==> inputs of job 4040 <==
==> flow/design.v <==
module alu_top(clk, a, b, op, out, carry_out, over_flow, zero);
input clk;
input [31:0] a, b;
input [2:0] op;
output reg [31:0] out;
output reg carry_out, over_flow, zero;
reg [31:0] a_r, b_r;
reg [2:0] op_r;
wire [31:0] alu_out;
wire alu_carry_out, alu_over_flow, alu_zero;
ALU alu_core(a_r, b_r, op_r, alu_out, alu_carry_out, alu_over_flow, alu_zero);
always @(posedge clk) begin
	a_r <= a;
	b_r <= b;
	op_r <= op;
	out <= alu_out;
	carry_out <= alu_carry_out;
	over_flow <= alu_over_flow;
	zero <= alu_zero;
end
endmodule

module xorgate(a, b, out);
output[31:0] out;
input wire[31:0] a, b;
generate  
genvar index;
for (index = 0; index<32; index = index + 1)
	begin: xorgen
		xor xor1(out[index], a[index], b[index]);
	end
endgenerate
endmodule
module andgate(a, b, out);
output[31:0] out;
input[31:0] a, b;
generate  
genvar index;
for (index = 0; index<32; index = index + 1)
	begin: andgen
		and and1(out[index], a[index], b[index]);  
	end
endgenerate
endmodule
module orgate(a, b, out);
output[31:0] out;
input[31:0] a, b;
generate  
genvar index;
for (index = 0; index<32; index = index + 1)
	begin: orgen
		or or1(out[index], a[index], b[index]);
	end
endgenerate
endmodule
module adder(sum, carryout, a, b, carryin);
output sum, carryout;
input a, b, carryin;
xor sumbit(sum, a, b, carryin);
and bc(b_c, b, carryin);
and ac(a_c, a, carryin);
and ab(a_b, a, b);
or cout(carryout, b_c, a_c, a_b);
endmodule
module adder32Bit(addo, carryout, over_flow, A, B, carry_in);
output[31:0] addo;  
output carryout;  
output over_flow;  
input[31:0] A;  
input[31:0] B;  
input carry_in;
wire[31:0] carry_oarray;
adder adder_init (addo[0], carry_oarray[0], A[0], B[0], carry_in);
adder adder1 (addo[1], carry_oarray[1], A[1], B[1], carry_oarray[0]);
generate  
genvar index;
for (index = 2; index<32; index = index + 1)
	begin: add32b
	adder addergen (addo[index], carry_oarray[index], A[index], B[index], carry_oarray[index-1]);
	end
endgenerate
assign carryout = carry_oarray[31];
wire abxor, abcoutxor;
xor xor1(abxor, A[31], B[31]);
xor xor2(abcoutxor, carryout, abxor);
xor xor3(over_flow, addo[31], abcoutxor);
endmodule 
module slt(sum, overflow, slto);
input[31:0] sum;
input overflow;
output slto;
xor slt_xor(slto, sum[31], overflow);
endmodule
module structuralMultiplexer(out, mux_command, ando, oro, xoro, addo, slto);
output[31:0] out;
input[2:0] mux_command;  
input[31:0] ando;  
input[31:0] oro;  
input[31:0] xoro;  
input[31:0] addo;  
input slto;  
wire[2:0] inv_command;
wire[31:0] enableand, enableor, enablexor, enableadd;  
wire enableslt;  
not notCommand0(inv_command[0], mux_command[0]);  
not notCommand1(inv_command[1], mux_command[1]);
not notCommand2(inv_command[2], mux_command[2]);
and slt_and(enableslt, slto, inv_command[2], mux_command[1], inv_command[0]);
generate
genvar index;
for (index = 0; index<32; index = index + 1)
	begin: muxgen 
		and ando_and(enableand[index], ando[index], inv_command[2], mux_command[1], mux_command[0]);  
		and oro_and(enableor[index], oro[index], mux_command[2], inv_command[1], inv_command[0]);  
		and xoro_and(enablexor[index], xoro[index], inv_command[2], inv_command[1], mux_command[0]);  
		and addo_and(enableadd[index], addo[index], inv_command[2], inv_command[1], inv_command[0]);  
		or or1(out[index], enableand[index],  enableor[index], enablexor[index], enableadd[index], enableslt);  
	end
endgenerate
endmodule
module LUT(mux_command, a_inv, b_inv, carry_in, allow_overflow, addr);
output reg[2:0] mux_command;
output reg a_inv;
output reg b_inv;
output reg carry_in;
output reg allow_overflow;
input[2:0] addr;
always @ (addr) begin
	case(addr)
	3'd0: begin mux_command = 3'b000; a_inv = 0; b_inv = 0; carry_in = 0; allow_overflow = 1; end  
	3'd1: begin mux_command = 3'b000; a_inv = 0; b_inv = 1; carry_in = 1; allow_overflow = 1; end  
	3'd2: begin mux_command = 3'b001; a_inv = 0; b_inv = 0; carry_in = 0; allow_overflow = 1; end  
	3'd3: begin mux_command = 3'b010; a_inv = 0; b_inv = 1; carry_in = 1; allow_overflow = 0; end  
	3'd4: begin mux_command = 3'b011; a_inv = 0; b_inv = 0; carry_in = 0; allow_overflow = 1; end  
	3'd6: begin mux_command = 3'b011; a_inv = 1; b_inv = 1; carry_in = 0; allow_overflow = 1; end  
	3'd7: begin mux_command = 3'b100; a_inv = 0; b_inv = 0; carry_in = 0; allow_overflow = 1; end  
	3'd5: begin mux_command = 3'b100; a_inv = 1; b_inv = 1; carry_in = 0; allow_overflow = 1; end  
default: $display("Please check inputs");
endcase
end
endmodule
module ALU(a, b, addr, out, carry_out, over_flow, zero);
input[31:0] a, b;
input[2:0] addr;  
output[31:0] out;
output carry_out, over_flow, zero;
wire carry_in, b_inv;  
wire a_inv, allow_overflow;  
wire[2:0] mux_command;
wire[31:0] A, B;  
wire[31:0] addo, xoro, ando, oro;
wire slto;
LUT lookuptable(mux_command, a_inv, b_inv, carry_in, allow_overflow, addr);
generate
genvar index;
for (index = 0; index<32; index = index + 1)
	begin: abinv_gen
		xor a_invgen(A[index], a[index], a_inv);  
		xor b_invgen(B[index], b[index], b_inv);  
	end
endgenerate
andgate and_gate(A, B, ando);  
orgate or_gate(A, B, oro);  
xorgate xor_gate(A, B, xoro);  
adder32Bit add_gate(addo, carry_out, over_flow, A, B, carry_in);  
slt slt_gate(addo, over_flow, slto);
and allowoverflow_and(overflow, over_flow, allow_overflow);
structuralMultiplexer mux_structure(out, mux_command, ando, oro, xoro, addo, slto);
wire[31:0] equal;
generate  
genvar index1;
for (index1 = 0; index1 <32; index1 = index1+1)begin
                nor nor1(equal[index1], out[index1], 0);
end
endgenerate
and and1(zero, equal[0], equal[1], equal[2], equal[3],equal[4],equal[5],equal[6],equal[7],equal[8],equal[9],equal[10],equal[11],equal[12],equal[13],equal[14],equal[15],equal[16],equal[17],equal[18],equal[19],equal[20],equal[21],equal[22],equal[23],equal[24],equal[25],equal[26],equal[27],equal[28],equal[29],equal[30],equal[31]);
endmodule
==> flow/run.sh <==
#!/bin/bash
# the make line also repeats each setting of config.mk as NAME=value (left out here)
make -C /OpenROAD-flow-scripts/flow DESIGN_CONFIG=/design/flow/config.mk WORK_HOME=/design/flow/orfs CLKGATE_MAP_FILE= finish
==> flow/config.mk <==
export PLATFORM = sky130hd
export DESIGN_NAME = alu_top
export DESIGN_NICKNAME = alu_top
export VERILOG_FILES = /design/flow/design.v
export SDC_FILE = /design/flow/constraint.sdc
export NUM_CORES = 4
export LEC_CHECK = 0
export ABC_AREA = 0
export CAP_MARGIN = 20
export CELL_PAD_IN_SITES_DETAIL_PLACEMENT = 0
export CELL_PAD_IN_SITES_GLOBAL_PLACEMENT = 3
export CORE_ASPECT_RATIO = 0.99
export CORE_MARGIN = 8
export CORE_UTILIZATION = 60
export CTS_CLUSTER_DIAMETER = 397
export CTS_CLUSTER_SIZE = 20
export GPL_ROUTABILITY_DRIVEN = 0
export MAX_ROUTING_LAYER = met4
export PLACE_DENSITY = 0.54
export SETUP_SLACK_MARGIN = 2.4
export SLEW_MARGIN = 20
export TNS_END_PERCENT = 50
==> flow/constraint.sdc <==
create_clock -name core_clock -period 11.3 [get_ports {clk}]
set_input_delay 2.2600 -clock core_clock [delete_from_list [all_inputs] [get_ports {clk}]]
set_output_delay 2.2600 -clock core_clock [all_outputs]
set_load 0.01 [all_outputs]
==> job 3957: changes against job 4040 <==
Settings changed: ABC_AREA 0 to not set, CELL_PAD_IN_SITES_DETAIL_PLACEMENT 0 to not set, CELL_PAD_IN_SITES_GLOBAL_PLACEMENT 3 to not set, CORE_ASPECT_RATIO 0.99 to not set, CORE_MARGIN 8 to 2, CORE_UTILIZATION 60 to 59, CTS_CLUSTER_DIAMETER 397 to not set, CTS_CLUSTER_SIZE 20 to not set, GPL_ROUTABILITY_DRIVEN 0 to not set, MAX_ROUTING_LAYER met4 to not set, PLACE_DENSITY 0.54 to not set, SETUP_SLACK_MARGIN 2.4 to not set, TNS_END_PERCENT 50 to not set.
==> flow/constraint.sdc (replaced) <==
create_clock -name core_clock -period 11.2 [get_ports {clk}]
set_input_delay 2.2400 -clock core_clock [delete_from_list [all_inputs] [get_ports {clk}]]
set_output_delay 2.2400 -clock core_clock [all_outputs]
set_load 0.01 [all_outputs]
==> qor.log <==
INFO  critical_path  timing.critical_path.mode_cell=sky130_fd_sc_hd__fa_2
INFO  outcome        violations=setup timing
INFO  die            chip_width=106.3um
INFO  layout         most_area_hungry_cell_class_in_the_final_design=multi-input combinational cells
INFO  yosys          fp_nets=808
INFO  final_timing   maxSlewHeadroom=39.77%
INFO  final_timing   max_freq=0.07531GHz
INFO  layout         nNetsFinal=936
INFO  outcome        status=complete, but fails checks
INFO  critical_path  critical_path.n_buffers_inverters=4
INFO  final_timing   final_critical_path_setup_slack=-2.078ns
INFO  final_timing   setup_viol=35
[end of results for job 3957]
==> qor.log <==
INFO  die            fp-row-count=37
INFO  yosys          yosysWarnings=6
INFO  yosys          synthAoiAreaFrac=11.50%
INFO  yosys          synth_top_flop_cell=sky130_fd_sc_hd__dfxtp_1
INFO  yosys          synthArstFlopShare=0%
INFO  die            floorplan.core_area=10180um2
INFO  yosys          avgSynthCellArea=9.623um2
INFO  outcome        stop_stage=global placement without I/O
INFO  outcome        error_line=[ERROR GPL-0301] Utilization 119.646 % exceeds 100%.
INFO  yosys          yosys.area_share.xor_xnor=9.229%
INFO  outcome        status=did not finish
INFO  yosys          ys_cells=641
INFO  yosys          fp_nets=808
INFO  die            chip_width=117.9um
[end of results for job 4040]

---

==> inputs of 07-19 <==
RTL: the design.v shown in full above, as it stands there.
Settings: LEC_CHECK=0, ABC_AREA=1, CAP_MARGIN=20, CELL_PAD_IN_SITES_DETAIL_PLACEMENT=1, CELL_PAD_IN_SITES_GLOBAL_PLACEMENT=2, CORE_ASPECT_RATIO=1.24, CORE_MARGIN=7, CORE_UTILIZATION=36, CTS_CLUSTER_DIAMETER=397, CTS_CLUSTER_SIZE=85, GPL_ROUTABILITY_DRIVEN=0, HOLD_SLACK_MARGIN=0.06, MAX_ROUTING_LAYER=met4, PLACE_DENSITY_LB_ADDON=0.09, SETUP_SLACK_MARGIN=2.5, SLEW_MARGIN=5, TNS_END_PERCENT=50; clock period 14.1 ns.
run.sh (not shown) runs the stock make flow with config.mk's settings and CLKGATE_MAP_FILE=.
==> 11-01 (differences from 07-19) <==
==> flow/config.mk (replaced) <==
export PLATFORM = sky130hd
export DESIGN_NAME = alu_top
export DESIGN_NICKNAME = alu_top
export VERILOG_FILES = /design/flow/design.v
export SDC_FILE = /design/flow/constraint.sdc
export NUM_CORES = 4
export LEC_CHECK = 0
export CAP_MARGIN = 20
export CORE_MARGIN = 2
export CORE_UTILIZATION = 61
export SLEW_MARGIN = 20
==> flow/constraint.sdc (replaced) <==
create_clock -name core_clock -period 7.16 [get_ports {clk}]
set_input_delay 1.4320 -clock core_clock [delete_from_list [all_inputs] [get_ports {clk}]]
set_output_delay 1.4320 -clock core_clock [all_outputs]
set_load 0.01 [all_outputs]
==> 03-09 (differences from 07-19) <==
--- a/flow/config.mk
+++ b/flow/config.mk
@@ -11,8 +11,8 @@
 export CELL_PAD_IN_SITES_GLOBAL_PLACEMENT = 2
-export CORE_ASPECT_RATIO = 1.24
+export CORE_ASPECT_RATIO = 0.65
 export CORE_MARGIN = 7
 export CORE_UTILIZATION = 36
-export CTS_CLUSTER_DIAMETER = 397
+export CTS_CLUSTER_DIAMETER = 57
 export CTS_CLUSTER_SIZE = 85
-export GPL_ROUTABILITY_DRIVEN = 0
+export GPL_ROUTABILITY_DRIVEN = 1
 export HOLD_SLACK_MARGIN = 0.06
==> job_summary.md <==
## Synthesis and layout report

| Metric | Value |
|---|---|
| Status | `timing/DRC/antenna clean` |
| Final setup viols | `0` |
| Non-CTS inverters | `101` |
| Reg clk slew, reported paths | `0.07 ns` |
| Synthesized area | `5960 sq um` |
| Starting DRT DRC Count | `139` |
| Clock network area share | `3.90%` |
| Cell Area, Placed | `7250 sq um` |
| Max Fclk | `77.7 MHz` |
| Area occupied by registers | `2110 sq um` |
| Most common cell in the netlist | `nand2_1` |
| Global-route wire length before repair | `27.7 mm` |
Source of the figures above: 07-19

==> job_summary.md <==
## Synthesis and layout report

| Metric | Value |
|---|---|
| Status | `timing/DRC/antenna clean` |
| Area occupied by registers | `2110 sq um` |
| Synthesized area | `5960 sq um` |
| Reg clk slew, reported paths | `0.07 ns` |
| Cell Area, Placed | `7250 sq um` |
| Max Fclk | `77.3 MHz` |
| Final setup viols | `0` |
Source of the figures above: 03-09

==> job_summary.md <==
## Synthesis and layout report

| Metric | Value |
|---|---|
| Final setup viols | `35` |
| Starting DRT DRC Count | `355` |
| Reg clk slew, reported paths | `0.09 ns` |
| Clock network area share | `2.10%` |
| Max Fclk | `74.5 MHz` |
| Layout check faults | `setup timing` |
| Final setup margin | `-6.27 ns` |
| Area occupied by registers | `2110 sq um` |
| Most common cell in the netlist | `dfxtp_1` |
| Global-route wire length before repair | `27.4 mm` |
| Synthesized area | `6170 sq um` |
| Status | `failed layout checks` |
| Cell Area, Placed | `7980 sq um` |
Source of the figures above: 11-01

